## run A
// mapper
module mapper #(
    parameter DIM4_WIDTH = 8,  
    parameter DIM3_WIDTH = 8, 
    parameter DIM2_WIDTH = 8,  
    parameter DIM1_WIDTH = 8,
    parameter IDX4_WIDTH = 8,  
    parameter IDX3_WIDTH = 8, 
    parameter IDX2_WIDTH = 8,  
    parameter IDX1_WIDTH = 8,
    parameter ROW_MAJOR = 1,   
    parameter ADDR_WIDTH = 32 
)( 
    input  logic                        clk,            
    input  logic                        rst,            
    input  logic [DIM4_WIDTH - 1:0]     dim4, 
    input  logic [DIM3_WIDTH - 1:0]     dim3, 
    input  logic [DIM2_WIDTH - 1:0]     dim2,
    input  logic [DIM1_WIDTH - 1:0]     dim1,
    input  logic [IDX4_WIDTH - 1:0]     idx4,
    input  logic [IDX3_WIDTH - 1:0]     idx3, 
    input  logic [IDX2_WIDTH - 1:0]     idx2,
    input  logic [IDX1_WIDTH - 1:0]     idx1,
    input  logic [ADDR_WIDTH - 1:0]     base_addr,
    output logic [ADDR_WIDTH - 1:0]     addr
);
==> flow/config.mk <==
export PLATFORM = sky130hd
export DESIGN_NAME = mapper
export DESIGN_NICKNAME = mapper
export VERILOG_FILES = /design/flow/design.v
export SDC_FILE = /design/flow/constraint.sdc
export NUM_CORES = 4
export LEC_CHECK = 0
export CAP_MARGIN = 5
export CORE_MARGIN = 2
export CORE_UTILIZATION = 72
export CTS_CLUSTER_DIAMETER = 343
export CTS_CLUSTER_SIZE = 35
export HOLD_SLACK_MARGIN = 0.3
export SETUP_SLACK_MARGIN = -0.58
export SLEW_MARGIN = 20
==> flow/constraint.sdc <==
create_clock -name core_clock -period 6.25 [get_ports {clk}]
set_input_delay 1.2500 -clock core_clock [delete_from_list [all_inputs] [get_ports {clk}]]
set_output_delay 1.2500 -clock core_clock [all_outputs]
set_load 0.01 [all_outputs]
run.sh (not shown) runs the stock make flow with config.mk's settings and CLKGATE_MAP_FILE=.
[flow] run A | stages: complete | final checks: fail | reason: negative setup slack
Here is what was changed in the inputs of run B compared with run A.
- SETUP_SLACK_MARGIN: -0.58 -> unset
- CAP_MARGIN: 5 -> 20
- HOLD_SLACK_MARGIN: 0.3 -> unset
- CTS_CLUSTER_DIAMETER: 343 -> unset
- CTS_CLUSTER_SIZE: 35 -> unset
- CORE_UTILIZATION: 72 -> 40
- the clock period (ns, I/O delays scaled along): 6.25 -> 11.2
==> comparison <==
- Run B closes out successfully: all stages finished, all timing, DRC and antenna checks passed.
- Taking run B as 1.0, run A lands at 1.16 on routed wire length.
- Compared with run A, run B shows a lower via count.
- First-pass GRT wire length sits lower in run B than in run A.
- Higher flop share of the area was reported by run B, not run A.
- Compared with run A, run B shows a lower cell depth of the worst setup path.
- met1 usage ends up lower on run B.
- Summary of run B over run A: count of buffering cells on the critical path with inverters included decreased by 1 relative to the old numbers; number of clock buffers in the layout saw a decrease; met3 wire length shows a reduction of 49%; data required time at the worst endpoint rose by 4.90 ns.
Modified inputs, run C compared to run B
- an added SETUP_SLACK_MARGIN of 2.61
## What came out
- When run C is set beside run B, its worst-path maximum fanout turns out to be 2 smaller.
- The lower routed wire length came out of run B.
- Summary — routed via count, run C relative to run B: higher, by about 1%.
- When run C is set beside run B, its global-route wire length before repair turns out to be about 1.7% larger.
- Of the two values seen for launch point of the worst path, dim2[2] was produced by run B and dim3[3] by run C.
- Across both runs, cell area was higher for run C than for run B.
- Summary of run C over run B: critical path depth now sits lower; normalized max-slew margin now sits at about the same level; critical path buffer and inverter count now sits higher.
[inputs] run D vs run C
- an added MAX_ROUTING_LAYER of met4
- a deleted SETUP_SLACK_MARGIN that had been 2.61
- an added CTS_CLUSTER_DIAMETER of 80
- an added ABC_AREA of 1
- an added CTS_CLUSTER_SIZE of 28
- a change of the clock period (ns, I/O delays scaled along) from 11.2 to 12.0
--- outcome ---
| total detailed-routing wirelength | run D vs run C | about 12% higher |
Summary: with run C as the reference, area reported by Yosys stat in run D moved up by a little under 10%.
The sequential share of layout area number comes out higher for run C vs run D.

## run 1
Starting RTL as in the previous note.
==> flow/config.mk <==
export PLATFORM = sky130hd
export DESIGN_NAME = mapper
export DESIGN_NICKNAME = mapper
export VERILOG_FILES = /design/flow/design.v
export SDC_FILE = /design/flow/constraint.sdc
export NUM_CORES = 4
export LEC_CHECK = 0
export ABC_AREA = 0
export CAP_MARGIN = 20
export CELL_PAD_IN_SITES_DETAIL_PLACEMENT = 1
export CORE_MARGIN = 10
export CORE_UTILIZATION = 35
export CTS_CLUSTER_DIAMETER = 158
export CTS_CLUSTER_SIZE = 94
export GPL_TIMING_DRIVEN = 0
export MAX_ROUTING_LAYER = met5
export MIN_ROUTING_LAYER = met1
export PLACE_DENSITY = 0.77
export SLEW_MARGIN = 20
export TNS_END_PERCENT = 40
==> flow/constraint.sdc <==
create_clock -name core_clock -period 20.0 [get_ports {clk}]
set_input_delay 4.0000 -clock core_clock [delete_from_list [all_inputs] [get_ports {clk}]]
set_output_delay 4.0000 -clock core_clock [all_outputs]
set_load 0.01 [all_outputs]
Run 1 completed end to end with timing, DRC and antenna clean.
Setup changes, run 1 to run 2
- clearing MAX_ROUTING_LAYER, which used to be met5
- clearing GPL_TIMING_DRIVEN, which used to be 0
- clearing TNS_END_PERCENT, which used to be 40
- swapping 35 for 72 in CORE_UTILIZATION
- clearing CELL_PAD_IN_SITES_DETAIL_PLACEMENT, which used to be 1
- clearing CTS_CLUSTER_DIAMETER, which used to be 158
- swapping 10 for 2 in CORE_MARGIN
- clearing PLACE_DENSITY, which used to be 0.77
- putting PLACE_DENSITY_LB_ADDON at 0.26 where nothing was set
- clearing CTS_CLUSTER_SIZE, which used to be 94
- clearing ABC_AREA, which used to be 0
- clearing MIN_ROUTING_LAYER, which used to be met1
- swapping 20.0 for 8.04 in the clock period (ns, I/O delays scaled along)
### Flow results
- Completing all stages was not enough for run 2: its layout failed the final checks because of negative setup slack.
- Run comparison: run 2 highest metal layer used by the detailed router met4; run 1 highest metal layer used by the detailed router met5
- In run 2 the number of global-route vias before repair turned out 14% lower than in run 1.
- Compare run 1 and run 2 | routing usage on met2 higher: run 2
- Run 2 against run 1: portion of the layout cell area used by non-clock buffers climbed 2.4 points, all-layer global routing usage climbed 13 points, setup slack dropped 7.46 ns.
The inputs of run 3 differ from those of run 2 as listed below.
- a change of CORE_UTILIZATION from 72 to 40
- a deleted PLACE_DENSITY_LB_ADDON that had been 0.26
- a change of the clock period (ns, I/O delays scaled along) from 8.04 to 12.0
### Flow results
Run 3: all stages complete, timing, DRC and antenna checks passed
Compared with run 2, in run 3 arrival time of the worst setup path went up, final net count went down, share of the clock period used by the worst path after layout went down, overall die height went up.

mapper again, from the RTL that the note above started with.
clock: 8.84 ns
lec_check: 0
cap_margin: 10
cell_pad_in_sites_detail_placement: 0
core_margin: 2
core_utilization: 72
cts_cluster_size: 54
min_routing_layer: met1
place_density_lb_addon: 0.01
setup_slack_margin: 2.52
slew_margin: 40
tns_end_percent: 55
The first run finished but fails on setup timing.
Then changed:
==> flow/config.mk (replaced) <==
export PLATFORM = sky130hd
export DESIGN_NAME = mapper
export DESIGN_NICKNAME = mapper
export VERILOG_FILES = /design/flow/design.v
export SDC_FILE = /design/flow/constraint.sdc
export NUM_CORES = 4
export LEC_CHECK = 0
export CAP_MARGIN = 20
export CORE_MARGIN = 2
export CORE_UTILIZATION = 58
export SLEW_MARGIN = 20
==> flow/constraint.sdc (replaced) <==
create_clock -name core_clock -period 6.22 [get_ports {clk}]
set_input_delay 1.2440 -clock core_clock [delete_from_list [all_inputs] [get_ports {clk}]]
set_output_delay 1.2440 -clock core_clock [all_outputs]
set_load 0.01 [all_outputs]
Effect:
- The new run completed and failed the layout checks on setup timing
- via count decreases by 2.6%
- synthesized cell count does not change
- core utilization decreases by 14 points
- worst setup slack gets worse by 1.9 ns

## v6
Starting RTL as in the previous note.
make LEC_CHECK=0 ABC_AREA=0 CAP_MARGIN=20 CORE_MARGIN=2 CORE_UTILIZATION=40 CTS_CLUSTER_DIAMETER=80 CTS_CLUSTER_SIZE=11 MAX_ROUTING_LAYER=met4 PLACE_DENSITY=0.83 SLEW_MARGIN=20 finish   # period 12.0 ns
### v6 -> v7
# v6
export LEC_CHECK = 0
export ABC_AREA = 0
export CAP_MARGIN = 20
export CORE_MARGIN = 2
export CORE_UTILIZATION = 40
export CTS_CLUSTER_DIAMETER = 80
export CTS_CLUSTER_SIZE = 11
export MAX_ROUTING_LAYER = met4
export PLACE_DENSITY = 0.83
export SLEW_MARGIN = 20
create_clock -name core_clock -period 12.0 [get_ports {clk}]
# v7
export LEC_CHECK = 0
export ABC_AREA = 1
export CAP_MARGIN = 20
export CORE_MARGIN = 2
export CORE_UTILIZATION = 40
export CTS_CLUSTER_DIAMETER = 263
export CTS_CLUSTER_SIZE = 99
export MAX_ROUTING_LAYER = met4
export SLEW_MARGIN = 20
export TNS_END_PERCENT = 30
create_clock -name core_clock -period 12.0 [get_ports {clk}]
- v7 completed every stage of the flow, and the final layout passed the timing, DRC and antenna checks.
- Of v7 and v6, v7 shows the higher global-route wire length before repair, with v6 below it.
- | final HPWL from detailed placement | v7 vs v6 | worse |
- Diff v6 -> v7 | maximum achievable frequency | up by a little under 10%
- v7: worst hold slack 0.0054 ns below v6
- As far as relative area of clock buffers and inverters in the final design is concerned, v6 and v7 perform about the same.

Starting RTL as in the previous note.
clock: 8.04 ns
lec_check: 0
cap_margin: 35
core_margin: 2
core_utilization: 72
cts_cluster_size: 36
hold_slack_margin: 0.23
place_density_lb_addon: 0.26
slew_margin: 20
The starting point completed and failed the layout checks on negative setup slack.
Rerun with:
CAP_MARGIN = 20   (was 35)
CORE_UTILIZATION = 65   (was 72)
CTS_CLUSTER_SIZE = unset   (was 36)
HOLD_SLACK_MARGIN = unset   (was 0.23)
PLACE_DENSITY_LB_ADDON = unset   (was 0.26)
clock period = 11.2 ns   (was 8.04 ns; I/O delays follow)
Now the flow finished with timing, DRC and antenna clean. Die size rises by roughly a tenth. Sequential cell count does not change. Core utilization came out lower by 11 points. Routed wire length fell by roughly a tenth. Final area shrinks by a few percent. Synthesized cell count is unchanged. Worst setup slack improves by 1500 ps. Via count goes down by a little under a tenth. Global-route usage drops by 5.1 points.

Starting RTL as in the previous note.
export LEC_CHECK = 0
export CAP_MARGIN = 20
export CELL_PAD_IN_SITES_DETAIL_PLACEMENT = 1
export CELL_PAD_IN_SITES_GLOBAL_PLACEMENT = 1
export CORE_MARGIN = 4
export CORE_UTILIZATION = 40
export GPL_TIMING_DRIVEN = 0
export SLEW_MARGIN = 20
create_clock -name core_clock -period 12.0 [get_ports {clk}]
Rerun with:
CELL_PAD_IN_SITES_DETAIL_PLACEMENT = not set   (was 1)
CELL_PAD_IN_SITES_GLOBAL_PLACEMENT = not set   (was 1)
CORE_ASPECT_RATIO = 1.42   (was not set)
CORE_MARGIN = 7   (was 4)
CORE_UTILIZATION = 56   (was 40)
CTS_CLUSTER_DIAMETER = 182   (was not set)
CTS_CLUSTER_SIZE = 97   (was not set)
GPL_TIMING_DRIVEN = not set   (was 0)
PLACE_DENSITY = 0.41   (was not set)
SETUP_SLACK_MARGIN = -1.19   (was not set)
TNS_END_PERCENT = 5   (was not set)
Worst hold slack barely changes. Register-to-register slack gets worse by 0.03 ns. Via count fell by 1.3%. Count of clock-buffer cells in the layout shrinks by 1. Wire length drops by 18%. First-iteration DRC count goes down by 6.2%. Global-route usage went up by 1.7 points.
Rerun with:
CAP_MARGIN = 25   (was 20)
CELL_PAD_IN_SITES_GLOBAL_PLACEMENT = 2   (was not set)
CORE_ASPECT_RATIO = 1.75   (was 1.42)
CORE_UTILIZATION = 40   (was 56)
CTS_CLUSTER_DIAMETER = not set   (was 182)
CTS_CLUSTER_SIZE = 54   (was 97)
GPL_ROUTABILITY_DRIVEN = 0   (was not set)
GPL_TIMING_DRIVEN = 0   (was not set)
MAX_ROUTING_LAYER = met4   (was not set)
PLACE_DENSITY = not set   (was 0.41)
PLACE_DENSITY_LB_ADDON = 0.23   (was not set)
SETUP_SLACK_MARGIN = not set   (was -1.19)
TNS_END_PERCENT = 15   (was 5)
Non-clock buffer count came out higher by 66.
Cell area is higher slightly.
Die area goes up by well over a third.
Hold slack barely changes.
Cell count goes up by roughly a tenth.
Utilization shrinks by 17 points.
Critical path depth went up by 2.
Wire length goes up by a quarter to a third.
Via count rises slightly.

Setup of P:
Starting RTL as in the previous note.
## mapper
module mapper #(
    parameter DIM4_WIDTH = 8,  
    parameter DIM3_WIDTH = 8, 
    parameter DIM2_WIDTH = 8,  
    parameter DIM1_WIDTH = 8,
    parameter IDX4_WIDTH = 8,  
    parameter IDX3_WIDTH = 8, 
    parameter IDX2_WIDTH = 8,  
    parameter IDX1_WIDTH = 8,
    parameter ROW_MAJOR = 1,   
    parameter ADDR_WIDTH = 32 
)( 
    input  logic                        clk,            
    input  logic                        rst,            
    input  logic [DIM4_WIDTH - 1:0]     dim4, 
    input  logic [DIM3_WIDTH - 1:0]     dim3, 
    input  logic [DIM2_WIDTH - 1:0]     dim2,
    input  logic [DIM1_WIDTH - 1:0]     dim1,
    input  logic [IDX4_WIDTH - 1:0]     idx4,
    input  logic [IDX3_WIDTH - 1:0]     idx3, 
    input  logic [IDX2_WIDTH - 1:0]     idx2,
    input  logic [IDX1_WIDTH - 1:0]     idx1,
    input  logic [ADDR_WIDTH - 1:0]     base_addr,
    output logic [ADDR_WIDTH - 1:0]     addr
);
    logic [ADDR_WIDTH - 1:0] mult1_result, mult2_result, mult3_result;
    logic [ADDR_WIDTH - 1:0] dim3_dim2_dim1, dim2_dim1;
    logic [ADDR_WIDTH - 1:0] addr_temp;
    generate
        if (ROW_MAJOR) begin : row_major_block
            always_ff @(posedge clk or posedge rst) begin
                if (rst) begin
                    dim2_dim1 <= '0;
                    dim3_dim2_dim1 <= '0;
                end else begin
                    dim2_dim1 <= dim2 * dim1;
                    dim3_dim2_dim1 <= dim3 * dim2 * dim1;
                end
            end
            always_ff @(posedge clk or posedge rst) begin
                if (rst) begin
                    mult1_result <= '0;
                    mult2_result <= '0;
                    mult3_result <= '0;
                end else begin
  ...
Settings: LEC_CHECK=0, ABC_AREA=1, CAP_MARGIN=10, CORE_MARGIN=2, CORE_UTILIZATION=72, CTS_CLUSTER_DIAMETER=221, CTS_CLUSTER_SIZE=70, PLACE_DENSITY=0.64, SETUP_SLACK_MARGIN=-0.68, SLEW_MARGIN=20; clock period 6.9 ns.
P finished every stage; the final checks, however, were not passed, the failures being setup timing.
diff inputs: P => Q
Settings: removing CTS_CLUSTER_DIAMETER (formerly 221); changing CAP_MARGIN from 10 to 20; changing SETUP_SLACK_MARGIN from -0.68 to 2.13; removing PLACE_DENSITY (formerly 0.64); removing CTS_CLUSTER_SIZE (formerly 70); removing ABC_AREA (formerly 1); changing CORE_UTILIZATION from 72 to 57; changing the clock period (ns, I/O delays scaled along) from 6.9 to 7.96.
Complete run, failing final checks: P, reason setup timing.
Status Q: flow complete, layout not clean - setup timing
Q vs. P: largest driver fanout on the critical path went up by 1.
Setup slack in Q is larger than in P.
Q gives less clock-buffer cell count than P did.
The inputs of R differ from those of Q as listed below.
Settings: MAX_ROUTING_LAYER now met4, previously not set; CORE_UTILIZATION now 65, was 57; TNS_END_PERCENT now 5, previously not set.
Notes after the runs:
Complete run, failing final checks: R, reason setup timing. Compared with Q, in R layout overhead on the synthesized area moved down, worst setup margin moved down, number of global-route vias before repair went up, number of standard cells reported by yosys saw little to no change, count of plain and timing-repair buffers down about 5.5%. Finished layout cell area delta (R − Q): favourable. Measured against R, the critical path depth of Q comes out at 1.10 times the reference value. Peak per-stage delay on the critical path ended up 30 ps higher on R than on Q.
